==> run.sh <==
#!/bin/bash
# the make line also repeats each setting of config.mk as NAME=value (left out here)
make -C /OpenROAD-flow-scripts/flow DESIGN_CONFIG=/design/flow/config.mk WORK_HOME=/design/flow/orfs CLKGATE_MAP_FILE= finish
==> config.mk <==
export PLATFORM = sky130hd
export DESIGN_NAME = draw_lines
export DESIGN_NICKNAME = draw_lines
export VERILOG_FILES = /design/flow/design.v
export SDC_FILE = /design/flow/constraint.sdc
export NUM_CORES = 4
export LEC_CHECK = 0
export ABC_AREA = 1
export CAP_MARGIN = 20
export CORE_ASPECT_RATIO = 0.69
export CORE_MARGIN = 2
export CORE_UTILIZATION = 72
export CTS_CLUSTER_SIZE = 10
export SETUP_SLACK_MARGIN = 0.39
export SLEW_MARGIN = 20
==> constraint.sdc <==
create_clock -name core_clock -period 3.65 [get_ports {i_clk}]
set_input_delay 0.7300 -clock core_clock [delete_from_list [all_inputs] [get_ports {i_clk}]]
set_output_delay 0.7300 -clock core_clock [all_outputs]
set_load 0.01 [all_outputs]
==> design.v <==
`timescale 1ns / 1ps
module dp_ram(
    input                         i_clk,
    input                         i_a_wr,
    input  [P_LOG2_RAM_DEPTH-1:0] i_a_addr,
    input          [P_DATA_W-1:0] i_a_data,
    output reg     [P_DATA_W-1:0] o_a_data,
    input                         i_b_wr,
    input  [P_LOG2_RAM_DEPTH-1:0] i_b_addr,
    input          [P_DATA_W-1:0] i_b_data,
    output reg     [P_DATA_W-1:0] o_b_data
    );
   function integer log2;
      input [31:0] value;
      begin
	 value = value-1;
	 for (log2=0; value>0; log2=log2+1)
	   value = value>>1;
      end
   endfunction
   parameter P_DATA_W    = 640;
   parameter P_LOG2_RAM_DEPTH = 9;
   reg [P_DATA_W-1:0] mem [0:2**P_LOG2_RAM_DEPTH-1];
   always @(posedge i_clk) 
   begin
      o_a_data         <= mem[i_a_addr];
      if(i_a_wr) begin
         o_a_data      <= i_a_data;
         mem[i_a_addr] <= i_a_data;
      end
   end
   always @(posedge i_clk) 
   begin
      o_b_data         <= mem[i_b_addr];
      if(i_b_wr) begin
         o_b_data      <= i_b_data;
         mem[i_b_addr] <= i_b_data;
      end
   end
endmodule
`timescale 1ns / 1ps
module fifo(
    input                 i_clk,
    input                 i_reset,
    input  [P_DATA_W-1:0] i_data,
    input                 i_read,
    input                 i_write,
    output [P_DATA_W-1:0] o_data,
    output                o_empty,
    output                o_full
    );
   parameter  P_DATA_W = 11;
   parameter  P_ADDR_W = 8;
   localparam P_DEPTH  = (1 << P_ADDR_W);
   reg  [P_ADDR_W-1:0] wr_addr;
   reg  [P_ADDR_W-1:0] rd_addr;
   reg  [P_DATA_W-1:0] output_data;
   wire [P_DATA_W-1:0] ram_data;
   reg  [P_ADDR_W-1:0] counter;
   assign o_full  = (counter == (P_DEPTH-1));
   assign o_empty = (counter == 0);
   assign o_data  = ram_data; 
   always @(posedge i_clk)
   begin
      if (i_reset) begin
         wr_addr <= 0;
      end else if (i_write) begin
         wr_addr <= wr_addr+1;
      end
   end
   always @(posedge i_clk)
   begin
      if (i_reset) begin
         rd_addr <= 0;
      end else if (i_read) begin
         rd_addr <= rd_addr+1;
      end
   end
   always @(posedge i_clk)
   begin
      if (i_reset) begin
         counter <= 0;
      end else if (i_read && !i_write) begin
         counter <= counter-1;
      end else if (i_write && !i_read) begin
         counter <= counter+1;
      end
   end
   dp_ram #(
      .P_DATA_W(P_DATA_W),
      .P_LOG2_RAM_DEPTH(P_ADDR_W)
      ) buffer (
         .i_clk(i_clk),
         .i_a_wr(i_write),
         .i_a_addr(wr_addr),
         .i_a_data(i_data),
         .o_a_data(),
         .i_b_wr(1'b0),
         .i_b_addr(rd_addr),
         .i_b_data(0),
         .o_b_data(ram_data)
    );
endmodule
`timescale 1ns / 1ps
module bresenham(
      input                        i_clk,
      input                        i_reset,
      input      [P_X_COORD_W-1:0] i_x0,
      input      [P_X_COORD_W-1:0] i_x1,
      input      [P_Y_COORD_W-1:0] i_y0,
      input      [P_Y_COORD_W-1:0] i_y1,
      input                        i_load_vals,
      output reg [P_X_COORD_W-1:0] o_x_val,
      output reg [P_Y_COORD_W-1:0] o_y_val,
      output                       o_vals_rdy,
      output                       o_waiting
    );
   parameter  P_X_COORD_W                 = 11;
   parameter  P_Y_COORD_W                 = 11;
   localparam P_ERROR_W                   = (P_X_COORD_W>P_Y_COORD_W) ? P_X_COORD_W : P_Y_COORD_W;
   localparam STATE__WAITING              = 0;
   localparam STATE__SETUP_IS_STEEP       = 1;
   localparam STATE__SETUP_REV_COORDS     = 2;
   localparam STATE__SETUP_ERROR_AND_STEP = 3;
   localparam STATE__DRAWING              = 4;
   reg                    [2:0] curr_state, next_state;
   reg signed [P_X_COORD_W-1:0] x, x0, x1;
   reg signed [P_Y_COORD_W-1:0] y, y0, y1;
   reg signed [P_X_COORD_W-1:0] delta_x;
   reg signed [P_X_COORD_W-1:0] delta_y;
   reg signed   [P_ERROR_W-1:0] error;
   reg signed             [1:0] ystep;
   reg                          steep;
   reg                          vals_rdy;
   reg                          waiting;
   assign o_vals_rdy   = vals_rdy;
   assign o_waiting    = (curr_state == STATE__WAITING) ? 1'b1 : 1'b0;
   always @(posedge i_clk)
   begin
      if (i_reset) begin
         x              <= 'b0;
         x0             <= 'b0;
         x1             <= 'b0;
         y              <= 'b0;
         y0             <= 'b0;
         y1             <= 'b0;
         error          <= 'b0;
         curr_state     <= STATE__WAITING;
      end else begin
         vals_rdy       <= 0;
         x0             <= x0;
         x1             <= x1;
         y0             <= y0;
         y1             <= y1;
         error          <= error;
         curr_state     <= next_state;
         case (curr_state)
            STATE__WAITING : begin
               if (i_load_vals) begin
                  x0    <= i_x0;
                  x1    <= i_x1;
                  y0    <= i_y0;
                  y1    <= i_y1;
                  error <= 'b0;
               end
            end
            STATE__SETUP_IS_STEEP : begin
               if (y1 > y0) begin
                  if (x1 > x0) begin 
                     steep <= (y1-y0) > (x1-x0);
                  end else begin
                     steep <= (y1-y0) > (x0-x1);
                  end
               end else begin
                  if (x1 > x0) begin 
                     steep <= (y0-y1) > (x1-x0);
                  end else begin
                     steep <= (y0-y1) > (x0-x1);
                  end
               end
            end
            STATE__SETUP_REV_COORDS : begin
               if (steep) begin
                  if (y0 > y1) begin
                     x0      <= y1;
                     x1      <= y0;
                     y0      <= x1;
                     y1      <= x0;
                     delta_x <= y0-y1;
                     delta_y <= (x1>x0 ? x1-x0 : x0-x1);
                  end else begin
                     x0      <= y0;
                     x1      <= y1;
                     y0      <= x0;
                     y1      <= x1;
                     delta_x <= y1-y0;
                     delta_y <= (x1>x0 ? x1-x0 : x0-x1);
                  end
               end else begin
                  if (x0 > x1) begin
                     x0      <= x1;
                     x1      <= x0;
                     y0      <= y1;
                     y1      <= y0;
                     delta_x <= x0-x1;
                     delta_y <= (y1>y0 ? y1-y0 : y0-y1);
                  end else begin
                     delta_x <= x1-x0;
                     delta_y <= (y1>y0 ? y1-y0 : y0-y1);
                  end
               end
            end
            STATE__SETUP_ERROR_AND_STEP : begin
               error <= delta_x >>> 1;
               ystep <= (y0<y1 ? 1 : -1);
               x     <= x0;
               y     <= y0;
            end
            STATE__DRAWING : begin
               if (steep) begin
                  o_x_val <= y;
                  o_y_val <= x;
               end else begin
                  o_x_val <= x;
                  o_y_val <= y;
               end
               x <= x+1;
               if (error-delta_y < 0) begin
                  error <= error-delta_y + delta_x;
                  y     <= y+ystep;
               end else begin
                  error <= error-delta_y;
               end
               vals_rdy <= 1;
            end
         endcase
      end
   end
   always @(curr_state, i_load_vals, x, x1)
   begin
      next_state = curr_state;
      case(curr_state)
         STATE__WAITING : begin
            if (i_load_vals) begin
               next_state = STATE__SETUP_IS_STEEP;
            end 
         end
         STATE__SETUP_IS_STEEP : begin
            next_state = STATE__SETUP_REV_COORDS;
         end
         STATE__SETUP_REV_COORDS : begin
            next_state = STATE__SETUP_ERROR_AND_STEP;
         end
         STATE__SETUP_ERROR_AND_STEP : begin
            next_state = STATE__DRAWING;
         end
         STATE__DRAWING : begin
            if (x == x1) begin
               next_state = STATE__WAITING;
            end 
         end         
      endcase
   end
endmodule
`timescale 1ns / 1ps
module draw_lines(
      input                                      i_clk,
      input                                      i_reset,
      input                    [P_X_COORD_W-1:0] i_x0,
      input                    [P_X_COORD_W-1:0] i_x1,
      input                    [P_Y_COORD_W-1:0] i_y0,
      input                    [P_Y_COORD_W-1:0] i_y1,
      input                                      i_start,
      input                                      i_load_fifo,
      output                                     o_waiting,
      output                                     o_fifo_full,
      output                                     o_wr,
      output                [P_LOG2_RAM_DEPTH-1:0] o_addr
    );
    parameter P_X_COORD_W = 11;
    parameter P_Y_COORD_W = 11;
    parameter P_SCREEN_W = 640;
    parameter P_SCREEN_H = 480;
    parameter P_DATA_W = 1;
    parameter P_LOG2_RAM_DEPTH = 19;
    parameter P_FIFO_ADDR_W = 4;
    localparam STATE__WAITING = 0;
    localparam STATE__CLEAR   = 1;
    localparam STATE__LOAD    = 2;
    localparam STATE__DRAW    = 3;
    reg [1:0] curr_state;
    reg [1:0] next_state;
    wire [P_LOG2_RAM_DEPTH-1:0] bres_addr;
    reg  [P_LOG2_RAM_DEPTH-1:0] buffer_addr;
    wire bres_wr;
    reg  buffer_wr;
    wire [P_DATA_W-1:0] bres_data;
    reg  [P_DATA_W-1:0] buffer_data;
    wire                   bres_waiting;
    wire                   load_vals;
    wire [P_X_COORD_W-1:0] fifo_x0;
    wire [P_X_COORD_W-1:0] fifo_x1;
    wire [P_Y_COORD_W-1:0] fifo_y0;
    wire [P_Y_COORD_W-1:0] fifo_y1;
    wire     [P_X_COORD_W-1:0] x_val;
    wire     [P_Y_COORD_W-1:0] y_val;
    wire fifo_empty;
    wire fifo_full;
    assign o_fifo_full = fifo_full;
    assign o_waiting  = (curr_state == STATE__WAITING) ? 1'b1 : 1'b0;
    fifo #(.P_DATA_W(P_X_COORD_W), .P_ADDR_W(P_FIFO_ADDR_W)) x0_in_buffer (
		.i_clk(i_clk), 
		.i_reset(i_reset), 
		.i_data(i_x0), 
		.i_read(load_vals), 
		.i_write(i_load_fifo), 
		.o_data(fifo_x0), 
		.o_empty(fifo_empty), 
		.o_full(fifo_full)
	 );
    fifo #(.P_DATA_W(P_X_COORD_W), .P_ADDR_W(P_FIFO_ADDR_W)) x1_in_buffer (
		.i_clk(i_clk), 
		.i_reset(i_reset), 
		.i_data(i_x1), 
		.i_read(load_vals), 
		.i_write(i_load_fifo), 
		.o_data(fifo_x1), 
		.o_empty(), 
		.o_full()
	 );
    fifo #(.P_DATA_W(P_Y_COORD_W), .P_ADDR_W(P_FIFO_ADDR_W)) y0_in_buffer (
		.i_clk(i_clk), 
		.i_reset(i_reset), 
		.i_data(i_y0), 
		.i_read(load_vals), 
		.i_write(i_load_fifo), 
		.o_data(fifo_y0), 
		.o_empty(), 
		.o_full()
	 );
    fifo #(.P_DATA_W(P_Y_COORD_W), .P_ADDR_W(P_FIFO_ADDR_W)) y1_in_buffer (
		.i_clk(i_clk), 
		.i_reset(i_reset), 
		.i_data(i_y1), 
		.i_read(load_vals), 
		.i_write(i_load_fifo), 
		.o_data(fifo_y1), 
		.o_empty(), 
		.o_full()
	 );
    always @(posedge i_clk) 
    begin
      if (i_reset) begin
         curr_state <= STATE__WAITING;
      end else begin
         curr_state <= next_state;
      end
    end
   always @(curr_state, i_start, bres_waiting, fifo_empty)
   begin
      next_state = curr_state;
      case(curr_state)
         STATE__WAITING : begin
            if (i_start == 1'b1) begin
               next_state = STATE__LOAD;
            end
         end
         STATE__LOAD : begin
            next_state = STATE__DRAW;
         end
         STATE__DRAW : begin
            if (bres_waiting && fifo_empty) begin
               next_state = STATE__WAITING;
            end else if (~fifo_empty && bres_waiting) begin
               next_state = STATE__LOAD;
            end
         end
      endcase
   end
	bresenham bres (
		.i_clk(i_clk), 
		.i_reset(i_reset), 
		.i_x0(fifo_x0), 
		.i_x1(fifo_x1), 
		.i_y0(fifo_y0), 
		.i_y1(fifo_y1), 
		.i_load_vals(load_vals), 
      .o_x_val(x_val),
      .o_y_val(y_val),
		.o_vals_rdy(bres_wr),
      .o_waiting(bres_waiting)
	);
   assign load_vals = (curr_state == STATE__LOAD) ? 1'b1 : 1'b0;
   assign o_wr   = buffer_wr;
   assign o_addr = buffer_addr;
   assign bres_addr  = P_SCREEN_W*y_val+x_val;
   assign bres_data  = 1;
   always @(bres_addr, 
            bres_wr, 
            bres_data, 
            curr_state)
   begin
      case (curr_state)
         STATE__DRAW : begin
            buffer_wr   = bres_wr;
            buffer_addr = bres_addr;
            buffer_data = bres_data;
         end
         default : begin
            buffer_wr   = 1'b0;
            buffer_addr = 0;
            buffer_data = 0;
         end
      endcase
   end
endmodule
==> results of run 1 <==
-- layer usage --
| metal | part of all wire, % | vias up |
|---|---|---|
| met4 | 2.9 | 2 |
| met3 | 13 | 277 |
| met2 | 43 | 2332 |
| li1 | - | 14990 |
| met5 | 0.010 | - |
| met1 | 41 | 15760 |
-- layout make-up --
cell class | count | area (µm²)
clock buffers | 184 | 2882
clock inverters | 8 | 133.9
fillers | 3205 | 9512
inverters | 447 | 1705
multi-input cells | 2578 | 15970
flip-flops and latches | 916 | 25900
well taps | 798 | 998.5
repair buffers | 288 | 2435
-- through the flow --
step	utilization, %	instance area [µm²]	setup TNS, ps	setup slack (ps)	cells
2_1_floorplan	-	43640	0	519.4	4167
3_3_place_gp	76.74	45690	-42.59	-42.59	4974
3_5_place_dp	76.74	45690	-86.60	-86.60	4974
4_1_cts	82.30	49000	-662.3	-242.0	5176
5_1_grt	84.02	50020	-1844	-469.3	5219
6_report	84.02	50020	-1310	-370.0	5219
-- repair_timing --
item / in CTS / in global routing
pin swaps: 24 / 87
setup endpoints to repair: 11 / 41
resized: 86 / 180
setup buffers: 10 / 43
==> results.txt, run 1 <==
Figures from the implementation reports.

- The total number of H-tree levels reads 3.
- The wire-length estimate of the detail-placed layout is 75620 µm.
- The report shows a maximum critical-path fanout of 4.
- Of the total synthesized cell area, the portion taken by AND, OR, NAND and NOR gates is 10.68%.
- The required time of the critical path reads 2920 ps.
- The final timing report lists clock skew as 29.37 ps.
- The logic depth of the worst path, buffers included reads 15.
- Traced cell by cell, the critical path runs through ha_4 -> ha_4 -> inv_2 -> fa_2 -> inv_2 -> nand3_1 -> nand2_1 -> xnor2_1 -> inv_1 -> nand4_1 -> buf_4 -> buf_6 -> o21ai_2 -> a21oi_2 -> buf_2.
- The count of instantiated cells in the yosys netlist is 4167.
- The fraction of synthesized cell area taken by the top area cell type is 51.67%.
- TritonCTS reports the number of clock sinks as 916.
- TritonCTS built the clock tree.
- The highest-power group is sequential cells.
- The number of global-route vias before repair is 30940.
- CTS placed an instance of clkbuf_16 at the clock tree root.
- For reference, the mux area share after synthesis is 4.037%.
- The arrival time of the worst setup path reads 3290 ps.
- The power dissipated in the clock network reads 9.43 mW.
- The overall track demand over capacity in global routing reads 36.88%.
- For this run, the leading register cell type out of synthesis is edfxtp_1.
- Internal power comes to 20.46 mW.
- The worst-case max-slew headroom was logged as 35.31%.
- The final wirelength is 117600 µm.
- In this run, the synthesized area fraction spent on AND-OR/OR-AND gates is recorded as 13.55%.
- The slack of the critical path reads -370.0 ps.
- The area enclosed by the die boundary reads 62630 µm².
- The post-synthesis cell type with the largest instance count reads edfxtp_1.
- The count of buffers inserted at the top-level ports reads 69.
- The residual DRC count is 0.
- The hold violation total from the final report is 0.
- The synthesized flop and latch total reads 916.
- After synthesis, flip-flops and latches occupy 59.24% of the total area.
- The number of setup violations in the final report is 5.
- In the routed layout, each cell is associated on average with a via count of 6.393.
- In the Yosys stats the netlist draws on 52 distinct library cells.
- For this design, the slowest cell found on the critical path is edfxtp_1.
- Setup repair after global routing could not meet its margin everywhere.
- The global routing usage on met1 is 56.68%.
- The maximum count of clock buffers along a single path is 3.
- The cell depth of the worst flop-to-flop path reads 18.
- The longest incremental delay of any stage on the critical path is reported as 440 ps.
- Yosys attributes the largest share of cell area to edfxtp_1, dfxtp_1, nand2_1.
- The placeable core region is 59530 µm².
- The power per unit of standard cell area reads 614.1 nW/µm².
- The launching point of the worst reg2reg path is bres.y0[0].
- Before any placement, the netlist area is recorded as 43640 µm².
- The sequential power reads 12.0 mW.
- The number of diodes is 0.
- The registers of the reported paths see a clock transition of 60 ps.
- The worst IR drop on VDD reads 0.5252 mV.
- The slew of the pin with the lowest slew margin reads 969.1 ps.
- Clock tree synthesis inserted a total of 102 buffers.
- The site row count is 74.
- The critical path startpoint category reads a flop.
- The largest total area in the synthesized netlist belongs to edfxtp_1.
- The met2 usage is 52.64%.
- The number of warnings in the stage logs reads 64.
- The via count reads 33360.
- The routability congestion estimate is 1.016.
- In this run the static leakage power is 19.06 nW.
- The pin count of the biggest net entering global routing reads 62.
- The xor-xnor portion of the synthesized cell area reads 1.345%.
- The critical path's top delay family reads adder cells.
- The count of TritonRoute iterations in the first routing pass is 7.
- STA lists the endpoint of the worst register-to-register path as bres.steep.
- The number of cells traversed by the worst hold path is 1.
- The worst hold path terminates at curr_state[2].
- The initial core utilization is 73.31%.
- The number of maximum-capacitance violations recorded for the run is 0.
- The critical path capture point is o_addr[16].
- The kind of end point of the critical path reads an output port.
- After synthesis, the mean cell area works out to 10.47 µm².
- The residual antenna-violating net count after detailed routing is 0.
- The Yosys step of the flow raised 5 warnings.
- The flow ran to the end, but the layout failed its checks.
- The final max-slew violation count reads 0.
- The origin of the worst min-delay path reads bres.curr_state[0].
- The fraction of power consumed by combinational cells reads 30.2%.
- The proportion of power drawn by the clock network is 30.7%.
- In the synthesized netlist, the cells that appear most often are edfxtp_1, nand2_1, inv_1.
- Along the critical path, the tally of buffer and inverter instances is 6.
- Checking hold timing, the worst path is listed with class reg2reg.
- The number of violations reported at the end of detailed-routing iteration 0 is 5017.
- The reg2reg setup slack is 430 ps.
- The post-synth net total reads 4381.
- The mean routed wirelength per cell reads 22.54 µm.
- The busiest layer in global routing is met1.
- The post-layout period usage of the worst path reads 110.1%.
- Of the total synthesized cell area, the portion taken by full adders, half adders and majority gates is 4.931%.
- The number of I/O pins reads 70.
- The floorplan step set the die width to 300.4 µm.
- The count of flip-flops with a built-in enable after synthesis is 751.
- The net load switching power is 10.26 mW.
- The global-route track usage on met3 is 8.427%.
- The net total in the final layout reads 4547.
- Per the GRT congestion report, total overflow comes to 0.
- The cts-stage hold buffer count reads 0.
- The total power after layout is 30.72 mW.
- The area growth from synthesis to layout reads 14.62%.
- In this run the worst setup path begins at bres.o_y_val[3].
- The initial antenna violation count is 2.
- Net switching is 33.39% of the power.
- The reported combinational group power reads 9.27 mW.
- The fmax is 248.8 MHz.
- The start-to-end type of the worst setup path reads reg2out.
- The sequential cell fraction of total power is 39.1%.
- Post-synthesis, Yosys gives the total cell area as 43640 µm².
- The final critical delay including setup and external delays is 4020 ps.
- The wire length of the first global-routing pass is 177600 µm.
- The chip height is 208.5 µm.
- The reasons given for failing layout checks are negative setup slack.
- Hold is met by 489.5 ps.
- The prevailing logic family in the synthesized netlist reads AND-OR/OR-AND gates.
- The clock latency at the later pin of the worst-skew pair reads 670 ps.
- The number of standard cells after synthesis is 4167.
- The proportion of register bits with asynchronous set or reset after synthesis reads 0%.
==> inputs of run 2 (changes only) <==
- ABC_AREA: 1 -> not set
- CORE_ASPECT_RATIO: 0.69 -> not set
- CORE_UTILIZATION: 72 -> 68
- CTS_CLUSTER_SIZE: 10 -> not set
- clock period: 3.65 -> 4.27 ns (I/O delays scaled with it)
==> run 2 against run 1 <==
Now clean on timing, DRC and antenna. Sequential share of layout area is 2.8 points higher. Cell count is 29% lower. Largest power group unchanged. Setup slack better by 400 ps. Die size is 2.3% higher. Count of clock-buffer cells in the layout is 64 lower.
==> results.txt, run 2 <==
Figures from the implementation reports.

- The sequential cell area fraction in the yosys report came to 61.26% (+2.0 points).
- The via count is 25300 (-24%).
- The switching part of the total power reads 29.54% (-3.9 points).
- The chip height was 253.1 µm (+21%).
- The remaining global-route overflow is 0 (unchanged).
- The count of TritonRoute iterations in the first routing pass reads 6 (-1).
- The post-layout period usage of the worst path came to 99.25% (-11 points).
- The most used flip-flop cell after synthesis is edfxtp_1.
- The residual DRC count is 0 (unchanged).
- The share of synthesized area spent on multiplexers was 14.44% (+10 points).
- The share of synthesized cell area in full adder, half adder and majority cells reads 5.123% (+0.19 points).
- The final wirelength reads 110700 µm (-5.9%).
- The design internal power came to 17.26 mW (-16%).
- The reported combinational group power is 6.12 mW (-34%).
- The power dissipated in the clock network reads 8.18 mW (-13%).
- The sequential cell area reads 25880 µm² (about the same).
- The placeable core region is 61480 µm² (+3.3%).
- The number of unique standard cell types used by synthesis reads 82 (+58%).
- The initial antenna violation count reads 4 (+2).
- The destination of the worst register-to-register timing path reads bres.steep.
- The cell depth of the worst flop-to-flop path is 20 (+2).
- The sequential power was 10.2 mW (-10%).
- The slew of the pin with the lowest slew margin reads 1128 ps (+158.8 ps).
- The area growth from synthesis to layout is 12.27%.
- The area fraction in and, or, nand and nor cells was 5.672% (-5.0 points).
- The launching point of the worst reg2reg path is bres.y0[0].
- Per STA, the endpoint of the critical path is o_addr[18].
- The post-synth net total reads 2938 (-33%).
- The number of setup violations in the final report reads 0 (-5).
- The proportion of register bits with asynchronous set or reset after synthesis is 0% (unchanged).
- The post-synthesis compound-gate area fraction was 8.210% (-5.3 points).
- TritonCTS built the clock tree.
- The logic depth of the worst path, buffers included is 12 (-3).
- The worst-case clock skew reads 36.90 ps (+7.525 ps).
- The number of buffers and inverters on the critical path reads 1 (-5).
- The cell type with the largest total area reads edfxtp_1.
- The sequential cell fraction of total power was 41.6% (+2.5 points).
- The reg2reg setup slack was 420 ps (about the same).
- The leakage power is 16.21 nW (-15%).
- The kind of end point of the critical path is an output port.
- The maximum count of clock buffers along a single path is 3 (unchanged).
- The power per unit of standard cell area reads 516.9 nW/µm² (-16%).
- The hold violation total from the final report is 0 (unchanged).
- The area enclosed by the die boundary came to 64070 µm² (+2.3%).
- The maximum cell stage delay along the critical path reads 440 ps (about the same).
- The prevailing logic family in the synthesized netlist reads multiplexers.
- The fmax is 236.0 MHz.
- The worst max-slew margin expressed relative to the limit is 24.81% (-10 points).
- The residual antenna-violating net count after detailed routing is 0 (unchanged).
- The net load switching power is 7.235 mW (-29%).
- edfxtp_1 is the most common cell in the netlist.
- The sum of negative setup slack is 0 ps (+1310 ps).
- The site row count reads 91 (+23%).
- The clock input transition at the sequential cells of the worst setup and hold paths is 60 ps (about the same).
- The net total in the final layout reads 3038 (-33%).
- The number of global-route vias before repair reads 25360 (-18%).
- The main area contributors are edfxtp_1, mux4_2, dfxtp_1.
- Per report_power, the top consumer among the power groups is sequential cells.
- The count of instantiated cells in the yosys netlist is 2724 (-35%).
- The max capacitance violation total is 0 (unchanged).
- The overall track demand over capacity in global routing is 35.00% (-1.9 points).
- The proportion of power drawn by the clock network came to 33.4% (+2.7 points).
- The xor-xnor portion of the synthesized cell area is 2.342% (+1.0 points).
- The number of cells traversed by the worst hold path is 2 (+1).
- The root buffer cell reads clkbuf_16.
- The number of I/O pins reads 70 (unchanged).
- The average footprint of a synthesized cell reads 15.49 µm² (+48%).
- The cell with the biggest individual delay on the critical path is edfxtp_1.
- The total number of H-tree levels came to 3 (unchanged).
- The number of filler instances in the final layout is 3332 (+4.0%).
- The origin of the worst min-delay path reads bres.y[10].
- The sink count of the clock tree reads 916 (unchanged).
- The wire length of the first global-routing pass is 163300 µm (-8.0%).
- The mean routed wirelength per cell reads 29.96 µm (+33%).
- The timing report attributes the biggest portion of critical-path delay to AND-OR/OR-AND gates.
- The final critical delay including setup and external delays is 4238 ps.
- The start-to-end type of the worst setup path is reg2out.
- The number of violations reported at the end of detailed-routing iteration 0 reads 2836 (-43%).
- The chip area from the yosys synthesis statistics was 42200 µm² (-3.3%).
- The die boundary width reads 253.1 µm (-16%).
- The pin count of the biggest net entering global routing is 85 (+37%).
- The worst setup path startpoint reads bres.o_y_val[4].
- The logic area reads 15650 µm² (-2.0%).
- The run finished with no timing, DRC or antenna violations.
- The fraction of power consumed by combinational cells reads 25.0% (-5.2 points).
- The routability congestion estimate reads 0.9376 (-7.7%).
- The total power after layout is 24.49 mW (-20%).
- The critical path startpoint category is a flop.
- The worst IR drop on VDD is 0.4736 mV (-9.8%).
- The report lists the cells along the critical path as ha_4 -> ha_1 -> a21o_1 -> a21oi_2 -> o21bai_4 -> a2111oi_2 -> or3_1 -> xor2_2 -> nor3_4 -> xnor2_1 -> and2_1 -> buf_2.
- The fraction of synthesized cell area taken by the top area cell type reads 53.44% (+1.8 points).
- The number of standard cells after synthesis is 2724 (-35%).
- The path type of the worst min-delay path reads reg2reg.
- The placed wire-length estimate after detailed placement is 66390 µm (-12%).
- The final max-slew violation count reads 0 (unchanged).
- The count of flip-flops with a built-in enable after synthesis came to 751 (unchanged).
- The number of warnings reported in the yosys synthesis log reads 5 (unchanged).
- The arrival time of the worst setup path is 3380 ps (+90 ps).
- The worst-path maximum fanout reads 2 (-2).
- The cts-stage hold buffer count reads 0 (unchanged).
- In the synthesized netlist, the cells that appear most often are edfxtp_1, mux4_2, dfxtp_1.
- The number of buffers created by CTS was 91 (-11%).
- The initial core utilization reads 68.64% (-4.7 points).
- The number of warnings in the stage logs was 64 (unchanged).
- The combined area of all synthesized cells is 42200 µm² (-3.3%).
- The mean number of vias per cell reads 6.846 (+7.1%).
- The count of buffers inserted at the top-level ports reads 69 (unchanged).
- The share of the core filled with cells in the final layout was 77.06% (-7.0 points).
- The clock latency at the later pin of the worst-skew pair is 660 ps (about the same).
- Setup repair after global routing could not meet its margin everywhere.
- The required time of the critical path is 3420 ps (+500 ps).
- The terminating pin of the worst hold path reads bres.y[10].
- The synthesized flop and latch total came to 916 (unchanged).
-- run 2: layout make-up --
cell class | count | area share, %
antenna | 5 | 0.02641
clock buffer | 120 | 5.295
clock inverter | 50 | 1.128
inverter | 131 | 1.043
multi-input combinational | 1536 | 33.03
sequential | 916 | 54.63
tap | 790 | 2.086
timing repair buffer | 148 | 2.765
-- run 2: timing repair --
| action | 4_1_cts | 5_1_grt |
|---|---|---|
| setup buffers | 21 | 12 |
| endpoints found under the setup margin | 9 | 10 |
| resized | 64 | 82 |
| pin swaps | 27 | 52 |
-- run 2: layer usage --
metal	up-vias	global-route usage [%]	share of wire (%)
met5	-	0	0
met4	0	12.76	3.9
met3	248	5.201	8.2
met2	1404	58.86	50
met1	12840	47.04	38
li1	10810	-	-
-- run 2: through the flow --
step           hold slack [ps]  setup WS, ps  cell area [µm²]  std cells
4_1_cts                  477.9         104.5            46930       3679
3_5_place_dp             468.2        -53.72            43550       3488
2_1_floorplan            448.6         493.1            42200       2724
5_1_grt                  516.7        -94.56            47370       3693
3_3_place_gp             463.8         123.6            43550       3488
6_report                 477.3         32.19            47380       3696
==> inputs of run 3 (changes only) <==
- ABC_AREA: not set -> 1
- CORE_UTILIZATION: 68 -> 70
- CTS_CLUSTER_SIZE: not set -> 73
- SETUP_SLACK_MARGIN: 0.39 -> not set
- clock period: 4.27 -> 2.59 ns (I/O delays scaled with it)
==> run 3 against run 2 <==
First-iteration DRC count rose by 42%. Combinational power rose by 150%. Sequential power rose by 65%. Now fails the layout checks on negative setup slack. Sequential share of layout area is 5.6 points lower.
==> results.txt, run 3 <==
Figures from the implementation reports.

- The number of setup violations in the final report reads 21 (+21).
- The count of instantiated cells in the yosys netlist is 4167 (+53%).
- The net load switching power was 14.55 mW (+100%).
- The remaining global-route overflow reads 0 (unchanged).
- The sequential cell fraction of total power reads 37.5% (-4.1 points).
- The destination of the worst register-to-register timing path is bres.steep.
- The total number of H-tree levels was 3 (unchanged).
- The post-synthesis compound-gate area fraction reads 13.55% (+5.3 points).
- The origin of the worst min-delay path is i_reset.
- edfxtp_1 takes more of the synthesized area than any other cell.
- Clock tree synthesis selected as its root buffer the cell clkbuf_16.
- The number of buffers created by CTS is 90 (-1.1%).
- The count of buffers inserted at the top-level ports was 69 (unchanged).
- The worst-case clock skew came to 45.97 ps (+9.071 ps).
- The number of warnings in the stage logs is 65 (+1.6%).
- The maximum count of clock buffers along a single path reads 3 (unchanged).
- The pin count of the biggest net entering global routing is 88 (+3.5%).
- The number of unique standard cell types used by synthesis is 52 (-37%).
- The count of placed standard cells including taps is 5293 (+52%).
- The initial core utilization reads 70.72% (+2.1 points).
- The mean number of vias per cell is 6.217 (-9.2%).
- The final max-slew violation count is 0 (unchanged).
- The cell with the biggest individual delay on the critical path reads edfxtp_1.
- The cts-stage hold buffer count was 0 (unchanged).
- The sum of negative setup slack reads -10730 ps (-10730 ps).
- The wire length of the first global-routing pass is 176600 µm (+8.2%).
- The path type of the worst min-delay path is in2reg.
- The final standard cell area without fillers reads 52830 µm² (+11%).
- The highest-power group reads sequential cells.
- The placeable core region is 61710 µm² (+0.37%).
- The worst setup path startpoint reads bres.o_y_val[3].
- The die boundary width reads 253.7 µm (+0.23%).
- The area enclosed by the die boundary is 64360 µm² (+0.45%).
- Between the synthesized netlist and the finished layout, the area growth was recorded as 21.05%.
- The final hold slack reads 367.8 ps (-109.5 ps).
- The area fraction in and, or, nand and nor cells reads 10.68% (+5.0 points).
- The via count is 34250 (+35%).
- The arrival time of the worst setup path is 3090 ps (-290 ps).
- The chip area from the yosys synthesis statistics was 43640 µm² (+3.4%).
- A clean result was blocked by negative setup slack.
- The worst IR drop on VDD reads 0.7206 mV (+52%).
- The sequential power reads 16.8 mW (+65%).
- The post-synth net total is 4381 (+49%).
- Yosys reports that the most numerous cell types are edfxtp_1, nand2_1, inv_1.
- The detailed route wirelength on metal3 is 12120 µm (+34%).
- The site row count is 91 (unchanged).
- The proportion of power drawn by the clock network came to 28.9% (-4.5 points).
- The overall track demand over capacity in global routing came to 35.97% (+0.97 points).
- The chip height came to 253.7 µm (+0.23%).
- The synthesized flop and latch total is 916 (unchanged).
- Listed in order, past its start point the critical path passes ha_4 -> ha_4 -> inv_2 -> fa_2 -> inv_2 -> nand4_1 -> o211ai_1 -> xnor2_2 -> buf_4 -> nor2_2 -> nand2_2 -> nand2_2 -> nand2_1 -> nor2_2 -> buf_2.
- The logic depth of the worst path, buffers included is 15 (+3).
- The fraction of power consumed by combinational cells is 33.5% (+8.5 points).
- The slew of the pin with the lowest slew margin was 874.6 ps (-253.3 ps).
- The post-synthesis cell type with the largest instance count is edfxtp_1.
- The worst max-slew margin expressed relative to the limit reads 41.63% (+17 points).
- The residual antenna-violating net count after detailed routing reads 0 (unchanged).
- The count of TritonRoute iterations in the first routing pass reads 6 (unchanged).
- The power dissipated in the clock network is 13.0 mW (+59%).
- The number of standard cells after synthesis is 4167 (+53%).
- The flow ran to the end, but the layout failed its checks.
- By area the synthesized netlist is led by edfxtp_1, dfxtp_1, nand2_1.
- The clock input transition at the sequential cells of the worst setup and hold paths reads 60 ps (about the same).
- The launching point of the worst reg2reg path reads bres.x0[0].
- The design internal power reads 30.30 mW (+76%).
- The count of flip-flops with a built-in enable after synthesis is 751 (unchanged).
- The clock latency at the later pin of the worst-skew pair reads 670 ps (about the same).
- The net total in the final layout came to 4812 (+58%).
- The reported combinational group power was 15.0 mW (+150%).
- The CTS tree is done.
- The hold violation total from the final report is 0 (unchanged).
- The residual DRC count is 0 (unchanged).
- The routability congestion estimate is 1.014 (+8.2%).
- The fmax is 277.2 MHz.
- Setup repair after global routing could not meet its margin everywhere.
- The post-detailed-placement cell area reads 48240 µm² (+11%).
- The number of buffers and inverters on the critical path reads 4 (+3).
- The sink count of the clock tree was 916 (unchanged).
- The critical path capture point reads o_addr[18].
- The number of I/O pins came to 70 (unchanged).
- The slack of the critical path reads -1018 ps (-1050 ps).
- The cell depth of the worst flop-to-flop path reads 22 (+10%).
- The average footprint of a synthesized cell came to 10.47 µm² (-32%).
- The switching part of the total power reads 32.44% (+2.9 points).
- The reg2reg setup slack reads -530 ps (-950 ps).
- The terminating pin of the worst hold path reads x0_in_buffer.counter[1].
- The final wirelength came to 120500 µm (+8.8%).
- The non-filler instance count after layout is 5509 (+49%).
- The combined area of all synthesized cells came to 43640 µm² (+3.4%).
- The prevailing logic family in the synthesized netlist reads AND-OR/OR-AND gates.
- STA classifies the critical path startpoint as a flop.
- The number of violations reported at the end of detailed-routing iteration 0 is 4022 (+42%).
- The max capacitance violation total was 0 (unchanged).
- The detailed route wirelength on metal2 is 57240 µm (+2.5%).
- The share of synthesized area spent on multiplexers reads 4.037% (-10 points).
- The critical path's top delay family reads adder cells.
- The number of warnings reported in the yosys synthesis log is 5 (unchanged).
- The xor-xnor portion of the synthesized cell area reads 1.345% (-1.0 points).
- The share of synthesized cell area in full adder, half adder and majority cells reads 4.931% (-0.19 points).
- The power per unit of standard cell area reads 848.8 nW/µm² (+64%).
- The initial antenna violation count reads 0 (-4).
- The proportion of register bits with asynchronous set or reset after synthesis reads 0% (unchanged).
- The leakage power is 20.61 nW (+27%).
- The met1 wire length is 45990 µm (+11%).
- The top layer used by detailed routing is met4.
- The most frequently used flop master after synthesis is edfxtp_1.
- The post-layout period usage of the worst path is 139.3% (+40 points).
- The mean routed wirelength per cell reads 21.86 µm (-27%).
- The number of global-route vias before repair is 32330 (+27%).
- The sequential cell area fraction in the yosys report is 59.24% (-2.0 points).
- After layout, the minimum clock period comes to 3608 ps.
- The required time of the critical path is 2070 ps (-1350 ps).
- The worst-path maximum fanout reads 2 (unchanged).
- The kind of end point of the critical path reads an output port.
- The number of cells traversed by the worst hold path is 3 (+1).
- The fraction of synthesized cell area taken by the top area cell type reads 51.67% (-1.8 points).
- The placed wire-length estimate after detailed placement is 76190 µm (+15%).
- The maximum cell stage delay along the critical path is 450 ps (about the same).
- Looking at the setup timing report, the critical path kind is reg2out.
## run 3: repair_timing
| item | CTS | global route |
|---|---|---|
| buffers inserted | 14 | 28 |
| gates resized | 123 | 162 |
| endpoints found under the setup margin | 70 | 86 |
| gates cloned | 0 | 11 |
| pin swaps | 40 | 77 |
## run 3: metrics by stage
step	total power [mW]	utilization, %	setup WS (ps)
floorplan	24.52	-	-226.3
global placement	29.50	78.17	-730.5
detailed placement	29.69	78.17	-757.5
CTS	42.90	83.72	-995.4
global route	46.73	85.60	-1169
finish	44.84	85.61	-1018
## run 3: final cells by class
type	instances	area, µm²
well taps	837	1047
repair buffers	562	4987
clock buffers	134	2581
diodes	1	2.502
multi-input cells	2579	16200
inverters	447	1703
flip-flops and latches	916	25880
fillers	3240	8882
clock inverters	31	404.1
repair inverters	2	22.52
## run 3: metal layers
metal  track usage, %  up-vias
li1                 -    15530
met1            48.29    16210
met2            59.15     2141
met3            6.084      367
met4            14.07        0
met5                0        -
==> inputs of run 4 (changes only) <==
- CAP_MARGIN: 20 -> 30
- CELL_PAD_IN_SITES_GLOBAL_PLACEMENT: not set -> 2
- CORE_UTILIZATION: 70 -> 40
- CTS_CLUSTER_DIAMETER: not set -> 218
- CTS_CLUSTER_SIZE: 73 -> not set
- MAX_ROUTING_LAYER: not set -> met5
- PLACE_DENSITY_LB_ADDON: not set -> 0.21
- SETUP_SLACK_MARGIN: not set -> 0.88
- TNS_END_PERCENT: not set -> 80
- clock period: 2.59 -> 5.0 ns (I/O delays scaled with it)
==> run 4 against run 3 <==
Clock skew is 21 ps lower. Flip-flop count stayed put. Largest cell class unchanged. Via count is 12% lower. Largest power group unchanged. Cell count is 3.9% higher. The run now finishes clean. Total power is 51% lower. First-iteration DRC count is 47% lower. Critical endpoint is now o_addr[11]. Hold slack better by 120 ps. Synthesized cell count stayed put. Critical path type unchanged. Non-clock buffer count is 381 lower.
==> results.txt, run 4 <==
Figures from the implementation reports.

- The non-filler instance count after layout is 5725 (+3.9%).
- The cell depth of the worst flop-to-flop path reads 23 (+4.5%).
- The number of I/O pins came to 70 (unchanged).
- The combined area of all synthesized cells is 43640 µm² (unchanged).
- The CTS tree is done.
- The remaining global-route overflow reads 0 (unchanged).
- The via count is 30010 (-12%).
- The proportion of register bits with asynchronous set or reset after synthesis is 0% (unchanged).
- The number of violations reported at the end of detailed-routing iteration 0 is 2125 (-47%).
- The path class of the tightest hold or removal check is reg2reg.
- The area fraction in and, or, nand and nor cells came to 10.68% (unchanged).
- The number of standard cells after synthesis reads 4167 (unchanged).
- The mean number of vias per cell is 5.241 (-16%).
- The cell with the biggest individual delay on the critical path is clkdlybuf4s50_1.
- The prevailing logic family in the synthesized netlist is AND-OR/OR-AND gates.
- The maximum cell stage delay along the critical path is 560 ps (+110 ps).
- The number of buffers created by CTS reads 101 (+12%).
- The xor-xnor portion of the synthesized cell area is 1.345% (unchanged).
- The net total in the final layout reads 4439 (-7.8%).
- The number of warnings in the stage logs is 62 (-4.6%).
- Looking at the global route congestion table, the highest-usage layer is met2.
- The placed wire-length estimate after detailed placement reads 77950 µm (+2.3%).
- The reported combinational group power reads 5.40 mW (-64%).
- The initial core utilization came to 40.21% (-31 points).
- The post-layout period usage of the worst path is 82.75% (-57 points).
- The critical path's top delay family reads adder cells.
- The number of diodes is 0 (-1).
- The area enclosed by the die boundary was 111800 µm² (+74%).
- The launch point of the worst min-delay path is recorded as bres.curr_state[0].
- The die boundary width was 334.3 µm (+32%).
- The wire length of the first global-routing pass reads 180200 µm (+2.0%).
- The share of synthesized cell area in full adder, half adder and majority cells reads 4.931% (unchanged).
- The initial antenna violation count came to 0 (unchanged).
- The worst-case clock skew is 24.47 ps (-21.50 ps).
- The leakage power is 18.68 nW (-9.4%).
- The clock latency at the later pin of the worst-skew pair is 690 ps (+20 ps).
- The global routing usage on met1 reads 30.02% (-18 points).
- The critical path startpoint category reads a flop.
- The final max-slew violation count is 0 (unchanged).
- The global-route track usage on met3 reads 2.360% (-3.7 points).
- The post-synthesis compound-gate area fraction was 13.55% (unchanged).
- Walking the worst path, the cells encountered are ha_1 -> ha_2 -> inv_2 -> fa_2 -> buf_4 -> a21oi_4 -> buf_4 -> nor3_1 -> clkdlybuf4s50_1.
- Setup repair after global routing could not meet its margin everywhere.
- The clock input transition at the sequential cells of the worst setup and hold paths is 60 ps (about the same).
- The flow ran to the end and the layout has no timing, DRC or antenna violations.
- The count of instantiated cells in the yosys netlist reads 4167 (unchanged).
- The most frequently used flop master after synthesis is edfxtp_1.
- The number of buffers and inverters on the critical path reads 4 (unchanged).
- The routability congestion estimate reads 0.8707 (-14%).
- The number of setup violations in the final report is 0 (-100%).
- The mean routed wirelength per cell is 20.65 µm (-5.6%).
- The count of TritonRoute iterations in the first routing pass was 5 (-1).
- The number of filler instances in the final layout came to 10190 (+210%).
- By area the synthesized netlist is led by edfxtp_1, dfxtp_1, nand2_1.
- The worst path needs 4138 ps of the cycle, external delays included.
- The sequential cell area fraction in the yosys report was 59.24% (unchanged).
- The terminating pin of the worst hold path is curr_state[2].
- The startpoint identified for the worst register-to-register timing path is bres.y0[0].
- The fmax reads 241.7 MHz.
- The power dissipated in the clock network came to 7.61 mW (-41%).
- The pin count of the biggest net entering global routing is 88 (unchanged).
- The sink count of the clock tree is 916 (unchanged).
- The share of the core filled with cells in the final layout came to 45.76% (-40 points).
- The count of placed standard cells including taps reads 5519 (+4.3%).
- The slew of the pin with the lowest slew margin came to 913.7 ps (+39.10 ps).
- The hold violation total from the final report reads 0 (unchanged).
- The total number of H-tree levels is 3 (unchanged).
- The chip area from the yosys synthesis statistics is 43640 µm² (unchanged).
- The arrival time of the worst setup path is 3140 ps (+50 ps).
- The design internal power reads 14.78 mW (-51%).
- The net load switching power came to 6.984 mW (-52%).
- The worst-path maximum fanout reads 2 (unchanged).
- The worst max-slew margin expressed relative to the limit reads 38.53% (-3.1 points).
- The synthesized flop and latch total is 916 (unchanged).
- The root buffer cell is clkbuf_16.
- The post-synth net total is 4381 (unchanged).
- The number of warnings reported in the yosys synthesis log is 5 (unchanged).
- The number of cells traversed by the worst hold path reads 1 (-2).
- The post-synthesis cell type with the largest instance count is edfxtp_1.
- The kind of end point of the critical path is an output port.
- The destination of the worst register-to-register timing path is bres.steep.
- The logic depth of the worst path, buffers included is 9 (-6).
- The share of synthesized area spent on multiplexers came to 4.037% (unchanged).
- The met2 usage is 33.60% (-26 points).
- The reg2reg setup slack is 1240 ps (+1770 ps).
- The chip height came to 334.3 µm (+32%).
- The average footprint of a synthesized cell is 10.47 µm² (unchanged).
- The sum of negative setup slack came to 0 ps (+10730 ps).
- The largest share of the power goes to sequential cells.
- The proportion of power drawn by the clock network reads 35.0% (+6.1 points).
- The overall track demand over capacity in global routing came to 21.00% (-15 points).
- The number of global-route vias before repair is 29070 (-10%).
- The area growth from synthesis to layout reads 13.80%.
- The number of unique standard cell types used by synthesis reads 52 (unchanged).
- The start-to-end type of the worst setup path reads reg2out.
- The commonest cells after synthesis are edfxtp_1, nand2_1, inv_1.
- The count of flip-flops with a built-in enable after synthesis is 751 (unchanged).
- The fraction of synthesized cell area taken by the top area cell type came to 51.67% (unchanged).
- The power per unit of standard cell area came to 438.2 nW/µm² (-48%).
- The final wirelength reads 118200 µm (-1.8%).
- The logic area reads 15290 µm² (-5.6%).
- The max capacitance violation total is 0 (unchanged).
- The switching part of the total power is 32.09% (-0.35 points).
- The sequential cell area is 25870 µm² (about the same).
- The maximum count of clock buffers along a single path reads 3 (unchanged).
- The fraction of power consumed by combinational cells came to 24.8% (-8.7 points).
- The count of buffers inserted at the top-level ports reads 69 (unchanged).
- The critical path capture point reads o_addr[11].
- The sequential cell fraction of total power reads 40.3% (+2.8 points).
- The sequential power reads 8.76 mW (-48%).
- The residual antenna-violating net count after detailed routing reads 0 (unchanged).
- The worst setup path startpoint reads bres.o_y_val[1].
- The biggest area contributor in the post-synthesis netlist is edfxtp_1.
- The site row count reads 121 (+33%).
- Among the stages of the critical path, the cell type that occurs most often is buf_4.
- The residual DRC count was 0 (unchanged).
- The required time of the critical path is 4000 ps (+1930 ps).
- The worst IR drop on VDD is 0.3204 mV (-56%).
- The placeable core region is 108600 µm² (+76%).
==> run 4: repair_timing <==
action | CTS | global route
setup endpoints to repair | 8 | 8
hold buffers | 0 | 0
resized | 25 | 28
pin swaps | 8 | 14
setup buffers | 7 | 7
cloned | 0 | 0
==> run 4: metal layers <==
layer	wire length (µm)	vias up	part of all wire [%]
met3	4683	145	4.0
met5	0	-	0
met1	56330	14520	48
li1	-	14760	-
met4	2825	0	2.4
met2	54390	585	46
==> run 4: per-stage QoR <==
stage / instance area [µm²] / hold WS [ps] / total power [mW] / worst slack, ps
floorplan: 43640 / 404.4 / 12.67 / 1599
global placement: 45760 / 480.8 / 14.26 / 718.8
detailed placement: 45910 / 484.9 / 14.27 / 692.2
CTS: 49450 / 491.6 / 21.94 / 688.7
global route: 49670 / 513.7 / 22.97 / 659.8
finish: 49670 / 483.3 / 21.76 / 862.3
==> run 4: final cells by class <==
| type | instances | share of cell area, % |
|---|---|---|
| multi-input cells | 2578 | 30.79 |
| well taps | 1414 | 3.562 |
| flip-flops and latches | 916 | 52.10 |
| repair buffers | 181 | 3.227 |
| clock buffers | 144 | 5.844 |
| clock inverters | 45 | 1.093 |
| inverters | 447 | 3.391 |
==> inputs of run 5 (changes only) <==
- ABC_AREA: 1 -> not set
- CAP_MARGIN: 30 -> 20
- CELL_PAD_IN_SITES_GLOBAL_PLACEMENT: 2 -> not set
- CORE_UTILIZATION: 40 -> 72
- CTS_CLUSTER_DIAMETER: 218 -> not set
- MAX_ROUTING_LAYER: met5 -> not set
- PLACE_DENSITY_LB_ADDON: 0.21 -> not set
- SETUP_SLACK_MARGIN: 0.88 -> 0.91
- TNS_END_PERCENT: 80 -> not set
- clock period: 5.0 -> 3.39 ns (I/O delays scaled with it)
==> run 5 against run 4 <==
The flow now stops in global routing (5_1_grt). Synthesized cell count down 35%. Die size down 46%. Area after synthesis down 3.3%.
==> results.txt, run 5 <==
Notes on the flow outputs.

- The run stopped with a tool error.
- The flow halted during global routing (5_1_grt).
- The proportion of register bits with asynchronous set or reset after synthesis reads 0% (unchanged).
- The number of warnings reported in the yosys synthesis log was 5 (unchanged).
- The die boundary width is 246.1 µm (-26%).
- The area fraction in and, or, nand and nor cells reads 5.672% (-5.0 points).
- The number of unique standard cell types used by synthesis is 82 (+58%).
- The root buffer cell is clkbuf_16.
- The count of instantiated cells in the yosys netlist reads 2724 (-35%).
- The combined area of all synthesized cells was 42200 µm² (-3.3%).
- edfxtp_1 is the most common cell in the netlist.
- The post-synthesis compound-gate area fraction is 8.210% (-5.3 points).
- The chip height is 246.1 µm (-26%).
- The most frequently used flop master after synthesis reads edfxtp_1.
- The placeable core region is 57810 µm² (-47%).
- The average footprint of a synthesized cell was 15.49 µm² (+48%).
- The sequential cell area fraction in the yosys report was 61.26% (+2.0 points).
- The cts-stage hold buffer count reads 0 (unchanged).
- The xor-xnor portion of the synthesized cell area reads 2.342% (+1.0 points).
- Sorting the synthesized cells by how often they occur yields edfxtp_1, mux4_2, dfxtp_1.
- The site row count reads 88 (-27%).
- The share of synthesized area spent on multiplexers is 14.44% (+10 points).
- After synthesis, the cell types taking the most area are edfxtp_1, mux4_2, dfxtp_1.
- The synthesized flop and latch total is 916 (unchanged).
- The count of flip-flops with a built-in enable after synthesis reads 751 (unchanged).
- The post-detailed-placement cell area is 45610 µm² (-0.65%).
- The sink count of the clock tree is 916 (unchanged).
- The number of buffers created by CTS reads 89 (-12%).
- The area enclosed by the die boundary is 60570 µm² (-46%).
- The post-synth net total came to 2938 (-33%).
- The count of placed standard cells including taps was 3680 (-33%).
- The fraction of synthesized cell area taken by the top area cell type reads 53.44% (+1.8 points).
- The total number of H-tree levels reads 3 (unchanged).
- The biggest area contributor in the post-synthesis netlist is edfxtp_1.
- The pre-CTS setup slack is -408.8 ps (-1101 ps).
- The number of I/O pins is 70 (unchanged).
- After synthesis, the largest family of logic cells by area is multiplexers.
- The placed wire-length estimate after detailed placement is 73150 µm (-6.2%).
- The count of buffers inserted at the top-level ports reads 69 (unchanged).
- The chip area from the yosys synthesis statistics reads 42200 µm² (-3.3%).
- The routability congestion estimate reads 0.9524 (+9.4%).
- The share of synthesized cell area in full adder, half adder and majority cells is 5.123% (+0.19 points).
- The maximum count of clock buffers along a single path reads 3 (unchanged).
- The initial core utilization reads 73.01% (+33 points).
- The number of standard cells after synthesis is 2724 (-35%).
## run 5: what timing repair did
item / in CTS
gates resized: 373
endpoints found under the setup margin: 128
cloned: 13
setup buffers: 111
pin swaps: 191
==> inputs of run 6 (changes only) <==
- CAP_MARGIN: 20 -> 15
- CELL_PAD_IN_SITES_DETAIL_PLACEMENT: not set -> 2
- CORE_ASPECT_RATIO: not set -> 1.86
- CORE_MARGIN: 2 -> 4
- CORE_UTILIZATION: 72 -> 67
- PLACE_DENSITY_LB_ADDON: not set -> 0.08
- SETUP_SLACK_MARGIN: 0.91 -> not set
- SLEW_MARGIN: 20 -> 0
- TNS_END_PERCENT: not set -> 90
- clock period: 3.39 -> 2.75 ns (I/O delays scaled with it)
==> run 6 against run 5 <==
The run fails in detailed placement (3_5_place_dp). Synthesized cell count did not move. Area after synthesis is the same. Die size up 11%.
==> results.txt, run 6 <==
Notes on the flow outputs.

- The run stopped with a tool error.
- The last stage the flow got to reads detailed placement (3_5_place_dp).
- The first error in the log reads "[ERROR DPL-0033] detailed placement checks failed during check placement".
- The initial core utilization came to 67.63% (-5.4 points).
- The die boundary width reads 192.0 µm (-22%).
- The chip height reads 350.3 µm (+42%).
- The area enclosed by the die boundary is 67260 µm² (+11%).
- For reference, the top cells by count after synthesis are edfxtp_1, mux4_2, dfxtp_1.
- The combined area of all synthesized cells was 42200 µm² (unchanged).
- The chip area from the yosys synthesis statistics reads 42200 µm² (unchanged).
- The placeable core region is 62400 µm² (+8.0%).
- The count of buffers inserted at the top-level ports is 69 (unchanged).
- The average footprint of a synthesized cell is 15.49 µm² (unchanged).
- The share of synthesized cell area in full adder, half adder and majority cells is 5.123% (unchanged).
- The post-synth net total is 2938 (unchanged).
- The proportion of register bits with asynchronous set or reset after synthesis reads 0% (unchanged).
- The synthesis report lists the most area-consuming cells as edfxtp_1, mux4_2, dfxtp_1.
- The most frequently used flop master after synthesis reads edfxtp_1.
- The count of flip-flops with a built-in enable after synthesis reads 751 (unchanged).
- The count of instantiated cells in the yosys netlist is 2724 (unchanged).
- After synthesis, the largest family of logic cells by area is multiplexers.
- The synthesized flop and latch total came to 916 (unchanged).
- The post-synthesis cell type with the largest instance count is edfxtp_1.
- The number of unique standard cell types used by synthesis is 82 (unchanged).
- The fraction of synthesized cell area taken by the top area cell type reads 53.44% (unchanged).
- The number of standard cells after synthesis reads 2724 (unchanged).
- The cell type with the largest total area reads edfxtp_1.
- The routability congestion estimate is 0.9682 (+1.7%).
- The post-synthesis compound-gate area fraction reads 8.210% (unchanged).
- The site row count was 125 (+42%).
- The sequential cell area fraction in the yosys report is 61.26% (unchanged).
- The number of I/O pins reads 70 (unchanged).
- The xor-xnor portion of the synthesized cell area reads 2.342% (unchanged).
- The share of synthesized area spent on multiplexers is 14.44% (unchanged).
- The area fraction in and, or, nand and nor cells is 5.672% (unchanged).
- The number of warnings reported in the yosys synthesis log was 5 (unchanged).
run 6: through the flow:
stage	setup slack [ps]	setup TNS (ps)	instances
floorplan	-659.0	-2460	2724
global placement	-999.9	-47710	3922
==> inputs of run 7 (changes only) <==
- ABC_AREA: not set -> 1
- CAP_MARGIN: 15 -> 20
- CELL_PAD_IN_SITES_DETAIL_PLACEMENT: 2 -> not set
- CELL_PAD_IN_SITES_GLOBAL_PLACEMENT: not set -> 0
- CORE_ASPECT_RATIO: 1.86 -> 1.34
- CORE_MARGIN: 4 -> 2
- CORE_UTILIZATION: 67 -> 72
- CTS_CLUSTER_DIAMETER: not set -> 381
- CTS_CLUSTER_SIZE: not set -> 14
- HOLD_SLACK_MARGIN: not set -> 0.3
- PLACE_DENSITY_LB_ADDON: 0.08 -> 0.03
- SETUP_SLACK_MARGIN: not set -> 0.5
- SLEW_MARGIN: 0 -> 20
- TNS_END_PERCENT: 90 -> not set
- clock period: 2.75 -> 2.59 ns (I/O delays scaled with it)
==> run 7 against run 6 <==
Die size is 6.9% lower. Now fails the layout checks on negative setup slack. Area after synthesis grew 3.4%. Synthesized cell count rose by 53%.
==> results.txt, run 7 <==
Figures from the implementation reports.

- The run finished, with violations left.
- The violated checks flagged are negative setup slack.
- The combined area of all synthesized cells is 43640 µm² (+3.4%).
- The clock latency at the later pin of the worst-skew pair is 660 ps.
- Clock network power for this build is 10.8 mW.
- Headroom to the max-slew limit came out at 37.69%.
- The count of TritonRoute iterations in the first routing pass is 7.
- The maximum count of clock buffers along a single path reads 3.
- The net count of the finished layout is 4859.
- The xor-xnor portion of the synthesized cell area came to 1.345% (-1.0 points).
- The site row count reads 104 (-17%).
- The largest single stage delay on the critical path is 460 ps.
- The post-synthesis cell type with the largest instance count reads edfxtp_1.
- The total number of H-tree levels reads 3.
- The post-synthesis compound-gate area fraction reads 13.55% (+5.3 points).
- The residual antenna-violating net count after detailed routing reads 0.
- Looking at hold timing, the worst path starts from i_reset.
- The number of buffers created by CTS is 75.
- Fill cells in the final layout number 2505.
- The area enclosed by the die boundary came to 62620 µm² (-6.9%).
- The final critical delay including setup and external delays is 3698 ps.
- The kind of end point of the critical path reads an output port.
- The switching part of the total power reads 34.53%.
- The root buffer cell reads clkbuf_16.
- The share of synthesized area spent on multiplexers is 4.037% (-10 points).
- The post-synth net total was 4381 (+49%).
- The number of warnings reported in the yosys synthesis log reads 5 (unchanged).
- The worst hold path belongs to the class in2reg.
- The proportion of power drawn by the clock network is 23.6%.
- The number of I/O pins came to 70 (unchanged).
- The critical path capture point reads o_addr[18].
- Summing all multi-input logic gate instances after layout gives 17480 µm².
- The required time at the worst endpoint is listed as 2070 ps.
- For the completed layout, the total cell area is recorded as 54090 µm².
- The power per unit of standard cell area reads 844.8 nW/µm².
- The synthesized flop and latch total reads 916 (unchanged).
- The worst-path maximum fanout is 2.
- The placeable core region is 59990 µm² (-3.9%).
- The chip height is 289 µm (-17%).
- The count of buffers inserted at the top-level ports is 69 (unchanged).
- The sum of negative setup slack reads -11740 ps.
- Once placement finished, the instance area stood at 48560 µm².
- The count of instantiated cells in the yosys netlist is 4167 (+53%).
- The CTS tree reads done.
- The via count is 35520.
- The cell with the biggest individual delay on the critical path reads edfxtp_1.
- Grouping non-sequential cells by family puts the most area in AND-OR/OR-AND gates.
- The script reports the combined buffer and inverter count of the critical path as 2.
- The logic depth of the worst path, buffers included is 14.
- The worst setup path startpoint is bres.o_y_val[1].
- The chip area from the yosys synthesis statistics came to 43640 µm² (+3.4%).
- The final wirelength is 131100 µm.
- The slew of the pin with the lowest slew margin reads 933.7 ps.
- The start-to-end type of the worst setup path is reg2out.
- The clock arrives with 30.50 ps of skew.
- The routability congestion estimate is 0.9667 (-0.15%).
- In the global route stage, overall resource usage came out at 40.01%.
- The sequential cell fraction of total power is 36.9%.
- The wire length of the first global-routing pass is 191200 µm.
- The number of violations reported at the end of detailed-routing iteration 0 reads 4463.
- The most frequently used flop master after synthesis reads edfxtp_1.
- The critical path's top delay family is adder cells.
- The sequential cell area is 25940 µm².
- The residual DRC count reads 0.
- The sink count of the clock tree is 916.
- The most repeated library cell on the critical path reads nand2_1.
- The worst IR drop on VDD is 0.7035 mV.
- The arrival time of the worst setup path is 3180 ps.
- The area growth from synthesis to layout is 23.93%.
- Listed in order, past its start point the critical path passes ha_4 -> ha_4 -> inv_4 -> fa_2 -> a21oi_2 -> nand2_1 -> nor2_2 -> nand4_1 -> nor2_1 -> nand2_1 -> nand2_1 -> nand2_1 -> nor2_2 -> buf_2.
- The critical path startpoint category is a flop.
- The max capacitance violation total reads 0.
- The net load switching power reads 15.78 mW.
- The terminating pin of the worst hold path is x0_in_buffer.counter[1].
- The final hold slack is 388.9 ps.
- The destination of the worst register-to-register timing path reads bres.steep.
- The number of global-route vias before repair was 34690.
- Combinational cells account for 39.5% of the total power.
- The pin count of the biggest net entering global routing reads 56.
- The initial core utilization was 72.75% (+5.1 points).
- Summed over all cells, the static leakage comes to 20.88 nW.
- The number of warnings in the stage logs is 63.
- The reg2reg setup slack is -510 ps.
- The remaining global-route overflow reads 0.
- The number of unique standard cell types used by synthesis is 52 (-37%).
- The number of standard cells after synthesis came to 4167 (+53%).
- The number of cells traversed by the worst hold path reads 2.
- The fraction of synthesized cell area taken by the top area cell type is 51.67% (-1.8 points).
- The placed wire-length estimate after detailed placement is 78130 µm.
- For the sequential group, total power comes out at 16.9 mW.
- The launching point of the worst reg2reg path is bres.x1[0].
- The average footprint of a synthesized cell is 10.47 µm² (-32%).
- The highest clock rate this design can be run at is 270.4 MHz.
- The initial antenna violation count is 1.
- The post-layout period usage of the worst path reads 142.8%.
- Ranked by instance count, the synthesized netlist is headed by edfxtp_1, nand2_1, inv_1.
- The count of flip-flops with a built-in enable after synthesis reads 751 (unchanged).
- Setup repair after global routing could not meet its margin everywhere.
- The sequential cell area fraction in the yosys report is 59.24% (-2.0 points).
- The slack of the critical path reads -1108 ps.
- The die boundary width is 216.7 µm (+13%).
- The reported combinational group power reads 18.0 mW.
- The mean routed wirelength per cell reads 23.86 µm.
- Per the finish-stage timing summary, setup violations number 47.
- The cell depth of the worst flop-to-flop path reads 20.
- Ranked by total cell area, the synthesized netlist is headed by edfxtp_1, dfxtp_1, nand2_1.
- In the routed layout, each cell is associated on average with a via count of 6.467.
- Looking at area per cell type in the netlist, the leader is edfxtp_1.
- The area fraction in and, or, nand and nor cells is 10.68% (+5.0 points).
- The final max-slew violation count recorded for this run is 0.
- The clock input transition at the sequential cells of the worst setup and hold paths is 80 ps.
- The share of synthesized cell area in full adder, half adder and majority cells is 4.931% (-0.19 points).
- The proportion of register bits with asynchronous set or reset after synthesis was 0% (unchanged).
- The design internal power reads 29.91 mW.
- The highest-power group reads combinational cells.
- The hold violation total from the final report reads 0.
[run 7: final cells by class]
cell class                      instances  area share [%]
Sequential cell                       916           47.96
Clock inverter                          8          0.3077
Tap cell                              795           1.839
Inverter                              447           3.199
Multi-Input combinational cell       2580           32.33
Clock buffer                          121           3.789
Timing Repair inverter                  2         0.03007
Antenna cell                            1        0.004627
Timing Repair Buffer                  623           10.55
[run 7: through the flow]
| stage | instances | setup slack [ps] | power, mW | utilization (%) |
|---|---|---|---|---|
| floorplan | 4167 | -225.7 | 24.81 | - |
| global placement | 5258 | -702.5 | 29.67 | 80.95 |
| detailed placement | 5258 | -736.2 | 29.96 | 80.95 |
| CTS | 5461 | -964.4 | 43.09 | 87.96 |
| global route | 5492 | -1214 | 47.31 | 90.16 |
| finish | 5493 | -1108 | 45.69 | 90.16 |
[run 7: per-layer routing]
metal	vias to the layer above	routed length, µm	GRT usage [%]
li1	15590	-	-
met1	16690	43490	46.80
met2	2547	65170	69.30
met3	696	12550	6.268
met4	2	9836	25.60
met5	-	13	0
[run 7: timing repair]
action | 4_1_cts | 5_1_grt
resized | 366 | 294
endpoints found under the hold margin | 0 | 0
pin swaps | 114 | 140
gates cloned | 16 | 4
endpoints found under the setup margin | 111 | 106
hold buffers | 0 | 0
setup buffers | 58 | 27
Power figures rest on the tool's default switching activity, not on a simulated workload.
